## onyx
// adaptive_pe
module adaptive_pe #(
    parameter integer MAX_WIDTH = 64,
    parameter integer MAX_ACC_WIDTH = 20   
)(
    input  wire                         clk,
    input  wire                         reset,
    input  wire                         ce,
    input  wire                         accumulate,
    input  wire                         test_mode,
    input  wire [2:0]                   precision_mode,
    input  wire [MAX_WIDTH-1:0]         weight_in,
    input  wire [MAX_WIDTH-1:0]         activation_in,
    input  wire [MAX_WIDTH-1:0]         mask_in,
    output reg  [MAX_ACC_WIDTH-1:0]     accumulated_sum,
    output wire                         clock_gated,
    output wire                         computation_skipped,
    output wire [2:0]                   active_precision   
);
Size in the first run: ~3500 cells after synthesis.
make LEC_CHECK=0 CAP_MARGIN=20 CORE_MARGIN=2 CORE_UTILIZATION=72 CTS_CLUSTER_SIZE=62 MAX_ROUTING_LAYER=met4 PLACE_DENSITY_LB_ADDON=0.22 SLEW_MARGIN=40 finish   # period 11.2 ns
run.sh (not shown) runs the stock make flow with config.mk's settings and CLKGATE_MAP_FILE=.
onyx failed in global routing (5_1_grt) with GRT-0116.
Inputs modified between onyx and harbor:
Settings: a change of CORE_UTILIZATION from 72 to 66; a change of SLEW_MARGIN from 40 to 20; an added SETUP_SLACK_MARGIN of 2.09; a deleted MAX_ROUTING_LAYER that had been met4; a deleted CTS_CLUSTER_SIZE that had been 62; a deleted PLACE_DENSITY_LB_ADDON that had been 0.22; a change of the clock period (ns, I/O delays scaled along) from 11.2 to 8.38.
Results
Looking at pre-placement core utilization, harbor sits 6.5 points below onyx. harbor: flow complete, layout not clean; failing: negative setup slack. Going from onyx to harbor, area of the core region up about 10%, buffer count from post-CTS setup fixing down 3.
### harbor -> fjord
Settings: CTS_CLUSTER_DIAMETER now 350, previously not set; SETUP_SLACK_MARGIN no longer set, was 2.09; CORE_UTILIZATION now 40, was 66; TNS_END_PERCENT now 25, previously not set; the clock period (ns, I/O delays scaled along) now 13.0, was 8.38.
## What came out
- fjord was carried through to the last stage, and its layout satisfied the timing, design-rule and antenna checks.
- fjord ended with less hold slack than harbor.
- harbor reports its critical path startpoint as activation_in[42] while fjord reports weight_in[59].
- As of fjord, count of plain and timing-repair buffers had fallen by more than half compared to harbor.
- Across both runs, tally of non-filler cells in the final layout was lower for fjord than for harbor.
> inputs changed (fjord -> willow)
Settings: CTS_CLUSTER_DIAMETER: 350 -> unset; TNS_END_PERCENT: 25 -> unset; the clock period (ns, I/O delays scaled along): 13.0 -> 12.8.
==> comparison <==
willow went all the way through the flow, and no timing, DRC or antenna check failed.
Compared fjord against willow; clock network contribution to total cell area within noise.
Against fjord, routed wirelength normalized by instance count in willow fell slightly.
On post-detailed-routing wire length, willow does better than fjord.
Cell area | willow vs fjord | willow larger
As far as sequential share of cell area is concerned, willow and fjord perform about the same.


## v42
The RTL this note starts from:
==> flow/design.v <==
`timescale 1ns / 1ps
module sparse_detector #(
    parameter WORD_SIZE = 64
)(
    input  wire [WORD_SIZE-1:0] data_in,
    output wire                 is_zero,     
    output wire                 is_sparse    
);
    assign is_zero = (data_in == {WORD_SIZE{1'b0}});
    function integer count_ones;
        input [WORD_SIZE-1:0] v;
        integer i, cnt;
        begin
            cnt = 0;
            for (i = 0; i < WORD_SIZE; i = i + 1)
                cnt = cnt + v[i];
            count_ones = cnt;
        end
    endfunction
    wire [6:0] ones_count = count_ones(data_in);
    assign is_sparse = (ones_count < (WORD_SIZE / 10));
endmodule
`timescale 1ns / 1ps
module adaptive_pe #(
    parameter integer MAX_WIDTH = 64,
    parameter integer MAX_ACC_WIDTH = 20   
)(
    input  wire                         clk,
    input  wire                         reset,
    input  wire                         ce,
    input  wire                         accumulate,
    input  wire                         test_mode,
    input  wire [2:0]                   precision_mode,
    input  wire [MAX_WIDTH-1:0]         weight_in,
    input  wire [MAX_WIDTH-1:0]         activation_in,
    input  wire [MAX_WIDTH-1:0]         mask_in,
    output reg  [MAX_ACC_WIDTH-1:0]     accumulated_sum,
    output wire                         clock_gated,
    output wire                         computation_skipped,
    output wire [2:0]                   active_precision   
);
    reg [6:0] active_bits;       
    reg [5:0] parallel_ops;      
    reg [8:0] max_value;         
    always @(*) begin
        case (precision_mode)
            3'b000: begin   
                active_bits = 7'd64;
                parallel_ops = 6'd64;
                max_value = 9'd1;
            end
            3'b001: begin   
                active_bits = 7'd64;
                parallel_ops = 6'd32;
                max_value = 9'd3;
            end
            3'b010: begin   
                active_bits = 7'd64;
                parallel_ops = 6'd16;
                max_value = 9'd15;
            end
            3'b011: begin   
                active_bits = 7'd64;
                parallel_ops = 6'd8;
                max_value = 9'd255;
            end
            default: begin   
                active_bits = 7'd64;
                parallel_ops = 6'd64;
                max_value = 9'd1;
            end
        endcase
    end
    assign active_precision = precision_mode;
    wire weight_is_zero, activation_is_zero;
    wire weight_is_sparse, activation_is_sparse;
    sparse_detector #(
        .WORD_SIZE(MAX_WIDTH)
    ) weight_detector (
        .data_in(weight_in),
        .is_zero(weight_is_zero),
        .is_sparse(weight_is_sparse)
    );
    sparse_detector #(
        .WORD_SIZE(MAX_WIDTH)
    ) activation_detector (
        .data_in(activation_in),
        .is_zero(activation_is_zero),
        .is_sparse(activation_is_sparse)
    );
    wire skip_compute = weight_is_zero || activation_is_zero;
    assign computation_skipped = skip_compute && ce;
    wire pe_enable = ce && !skip_compute;
    wire acc_enable = pe_enable || test_mode;
    assign clock_gated = !pe_enable;
    reg [MAX_ACC_WIDTH-1:0] compute_result;
    always @(*) begin
        case (precision_mode)
            3'b000: compute_result = compute_1bit();
            3'b001: compute_result = compute_2bit();
            3'b010: compute_result = compute_4bit();
            3'b011: compute_result = compute_8bit();
            default: compute_result = {MAX_ACC_WIDTH{1'b0}};
        endcase
    end
    function [MAX_ACC_WIDTH-1:0] compute_1bit;
        reg [MAX_WIDTH-1:0] xnor_result;
        integer i, count;
        begin
            xnor_result = ~(weight_in ^ activation_in) & mask_in;
            count = 0;
            for (i = 0; i < MAX_WIDTH; i = i + 1) begin
                count = count + xnor_result[i];
            end
            compute_1bit = count[MAX_ACC_WIDTH-1:0];
        end
    endfunction
    function [MAX_ACC_WIDTH-1:0] compute_2bit;
        integer i;
        reg [1:0] w, a;
        reg [3:0] product;
        integer sum;
        begin
            sum = 0;
            for (i = 0; i < 32; i = i + 1) begin
                w = weight_in[i*2 +: 2];
                a = activation_in[i*2 +: 2];
                product = w * a;   
                sum = sum + product;
            end
            compute_2bit = sum[MAX_ACC_WIDTH-1:0];
        end
    endfunction
    function [MAX_ACC_WIDTH-1:0] compute_4bit;
        integer i;
        reg [3:0] w, a;
        reg [7:0] product;
        integer sum;
        begin
            sum = 0;
            for (i = 0; i < 16; i = i + 1) begin
                w = weight_in[i*4 +: 4];
                a = activation_in[i*4 +: 4];
                product = w * a;   
                sum = sum + product;
            end
            compute_4bit = sum[MAX_ACC_WIDTH-1:0];
        end
    endfunction
    function [MAX_ACC_WIDTH-1:0] compute_8bit;
        integer i;
        reg [7:0] w, a;
        reg [15:0] product;
        integer sum;
        begin
            sum = 0;
            for (i = 0; i < 8; i = i + 1) begin
                w = weight_in[i*8 +: 8];
                a = activation_in[i*8 +: 8];
                product = w * a;   
                sum = sum + product;
            end
            compute_8bit = sum[MAX_ACC_WIDTH-1:0];
        end
    endfunction
    always @(posedge clk or posedge reset) begin
        if (reset) begin
            accumulated_sum <= {MAX_ACC_WIDTH{1'b0}};
        end else if (acc_enable) begin
            if (!accumulate) begin
                accumulated_sum <= {MAX_ACC_WIDTH{1'b0}};
            end else begin
                accumulated_sum <= accumulated_sum + compute_result;
            end
        end
    end
endmodule
Settings: LEC_CHECK=0, CAP_MARGIN=40, CORE_MARGIN=2, CORE_UTILIZATION=72, CTS_CLUSTER_DIAMETER=276, CTS_CLUSTER_SIZE=100, HOLD_SLACK_MARGIN=0.24, PLACE_DENSITY=0.79, SLEW_MARGIN=20, TNS_END_PERCENT=5; clock period 13.0 ns.
Having completed the whole flow, v42 delivered a layout that passed the timing, design-rule and antenna checks.
[inputs] v43 vs v42
--- a/flow/config.mk
+++ b/flow/config.mk
@@ -7,9 +7,7 @@
 export LEC_CHECK = 0
-export CAP_MARGIN = 40
+export CAP_MARGIN = 20
 export CORE_MARGIN = 2
 export CORE_UTILIZATION = 72
-export CTS_CLUSTER_DIAMETER = 276
-export CTS_CLUSTER_SIZE = 100
-export HOLD_SLACK_MARGIN = 0.24
-export PLACE_DENSITY = 0.79
+export CTS_CLUSTER_SIZE = 41
+export PLACE_DENSITY_LB_ADDON = 0.25
 export SLEW_MARGIN = 20
==> flow/constraint.sdc <==
create_clock -name core_clock -period 11.5 [get_ports {clk}]
set_input_delay 2.3000 -clock core_clock [delete_from_list [all_inputs] [get_ports {clk}]]
set_output_delay 2.3000 -clock core_clock [all_outputs]
set_load 0.01 [all_outputs]
==> comparison <==
- v43 got as far as global routing, where a tool error ended the run.
- Comparing v42 and v43, the lower area after detailed placement was measured on v42.
- Summary of v43 over v42: final weighted congestion of routability-driven global placement saw an increase, HPWL after detailed placement saw an increase.
Inputs modified between v43 and v27:
--- a/flow/config.mk
+++ b/flow/config.mk
@@ -10,4 +10,5 @@
 export CORE_UTILIZATION = 72
-export CTS_CLUSTER_SIZE = 41
-export PLACE_DENSITY_LB_ADDON = 0.25
+export CTS_CLUSTER_SIZE = 62
+export MAX_ROUTING_LAYER = met4
+export PLACE_DENSITY = 0.67
 export SLEW_MARGIN = 20
==> flow/constraint.sdc <==
create_clock -name core_clock -period 11.2 [get_ports {clk}]
set_input_delay 2.2400 -clock core_clock [delete_from_list [all_inputs] [get_ports {clk}]]
set_output_delay 2.2400 -clock core_clock [all_outputs]
set_load 0.01 [all_outputs]
### Flow results
Buffer count from post-CTS setup fixing in v27 is 78 below v43.
Maximum buffer depth of the clock tree: v43 vs v27 identical
Diff v27..v43 | count of H-tree levels built during CTS | unchanged
v27 vs. v43: count of mapped cells out of synthesis level, pre-CTS setup slack moved down.
v27 finished all stages; however, its layout fails the closing checks, the failures being max-capacitance violations, max-slew violations, negative setup slack.
[inputs] v1 vs v27
--- a/flow/config.mk
+++ b/flow/config.mk
@@ -7,9 +7,8 @@
 export LEC_CHECK = 0
+export ABC_AREA = 1
 export CAP_MARGIN = 20
+export CORE_ASPECT_RATIO = 1.43
 export CORE_MARGIN = 2
 export CORE_UTILIZATION = 72
-export CTS_CLUSTER_SIZE = 62
-export MAX_ROUTING_LAYER = met4
-export PLACE_DENSITY = 0.67
+export CTS_CLUSTER_SIZE = 99
 export SLEW_MARGIN = 20
-export TNS_END_PERCENT = 5
==> flow/constraint.sdc <==
create_clock -name core_clock -period 4.43 [get_ports {clk}]
set_input_delay 0.8860 -clock core_clock [delete_from_list [all_inputs] [get_ports {clk}]]
set_output_delay 0.8860 -clock core_clock [all_outputs]
set_load 0.01 [all_outputs]
[summary]
v27: flow complete, layout not clean; failing: max-capacitance violations, max-slew violations, negative setup slack. v1 did not finish; a tool error ended it in global routing. In v1 relative to v27, post-synthesis cell type count had gone down by more than a quarter. On area of the core region, v27 beats v1. Compared with v27, v1 shows a placement-stage cell area that is about 5% higher. v1: area enclosed by the die boundary 4.6% above v27.
### v1 -> v11
--- a/flow/config.mk
+++ b/flow/config.mk
@@ -7,8 +7,6 @@
 export LEC_CHECK = 0
-export ABC_AREA = 1
 export CAP_MARGIN = 20
-export CORE_ASPECT_RATIO = 1.43
 export CORE_MARGIN = 2
-export CORE_UTILIZATION = 72
-export CTS_CLUSTER_SIZE = 99
+export CORE_UTILIZATION = 67
+export CTS_CLUSTER_SIZE = 41
 export SLEW_MARGIN = 20
==> flow/constraint.sdc <==
create_clock -name core_clock -period 11.5 [get_ports {clk}]
set_input_delay 2.3000 -clock core_clock [delete_from_list [all_inputs] [get_ports {clk}]]
set_output_delay 2.3000 -clock core_clock [all_outputs]
set_load 0.01 [all_outputs]
## What came out
Mean area per synthesized cell of v11 exceeds that of v1 by more than 10%.
[v11 vs v1] die area: higher in v11
What the final checks of v11 revealed, after a flow that finished every stage, was a layout that fails on negative setup slack.
Cmp v11 and v1 / standard cell core area / lower: v1
Parity-gate share of the synthesized area counting xor and xnor cells came out higher on v11 than on v1.
Number of cell rows shrinks by more than 10% when moving from v1 to v11.
v11 vs. v1: initial cell density of the core moved down, post-cts gate resize count moved down.
From v1 to v11 the numbers moved as follows: sequential-to-total area share from yosys stat barely changed, total setup buffers inserted after CTS dropped about 16%.
Relative to v11, the following input files were edited for v34:
--- a/flow/config.mk
+++ b/flow/config.mk
@@ -9,4 +9,6 @@
 export CORE_MARGIN = 2
-export CORE_UTILIZATION = 67
+export CORE_UTILIZATION = 72
 export CTS_CLUSTER_SIZE = 41
+export PLACE_DENSITY_LB_ADDON = 0.22
 export SLEW_MARGIN = 20
+export TNS_END_PERCENT = 5
## What came out
- The log for v34 ends in global routing with error GRT-0116, so the run never completed.
- Compared with v11, cell area after placement in v34 decreased slightly.
- Reported for v11 and v34, number of enable flip-flop cells turned out identical to the last digit.
- Looking at floorplan die area across both flows, v34 is the stronger of the two, with v11 trailing.
- [v34] cell row count fell 3 relative to v11
- Reported for v11 and v34, post-synthesis register bit count turned out identical to the last digit.
- Going from v11 to v34, vertical die dimension shrinks by 8.0 µm.
- Starting density of the core was lower in v11 than in v34.
- Worst slack at placement, v11 and v34, higher one = v11.
- v34 ended up with a lower area of the placeable core than v11 did.
- Summary: with v11 as the reference, post-cts gate resize count in v34 moved up by more than 10%.
- v11 -> v34: overall die width decreased by a few percent
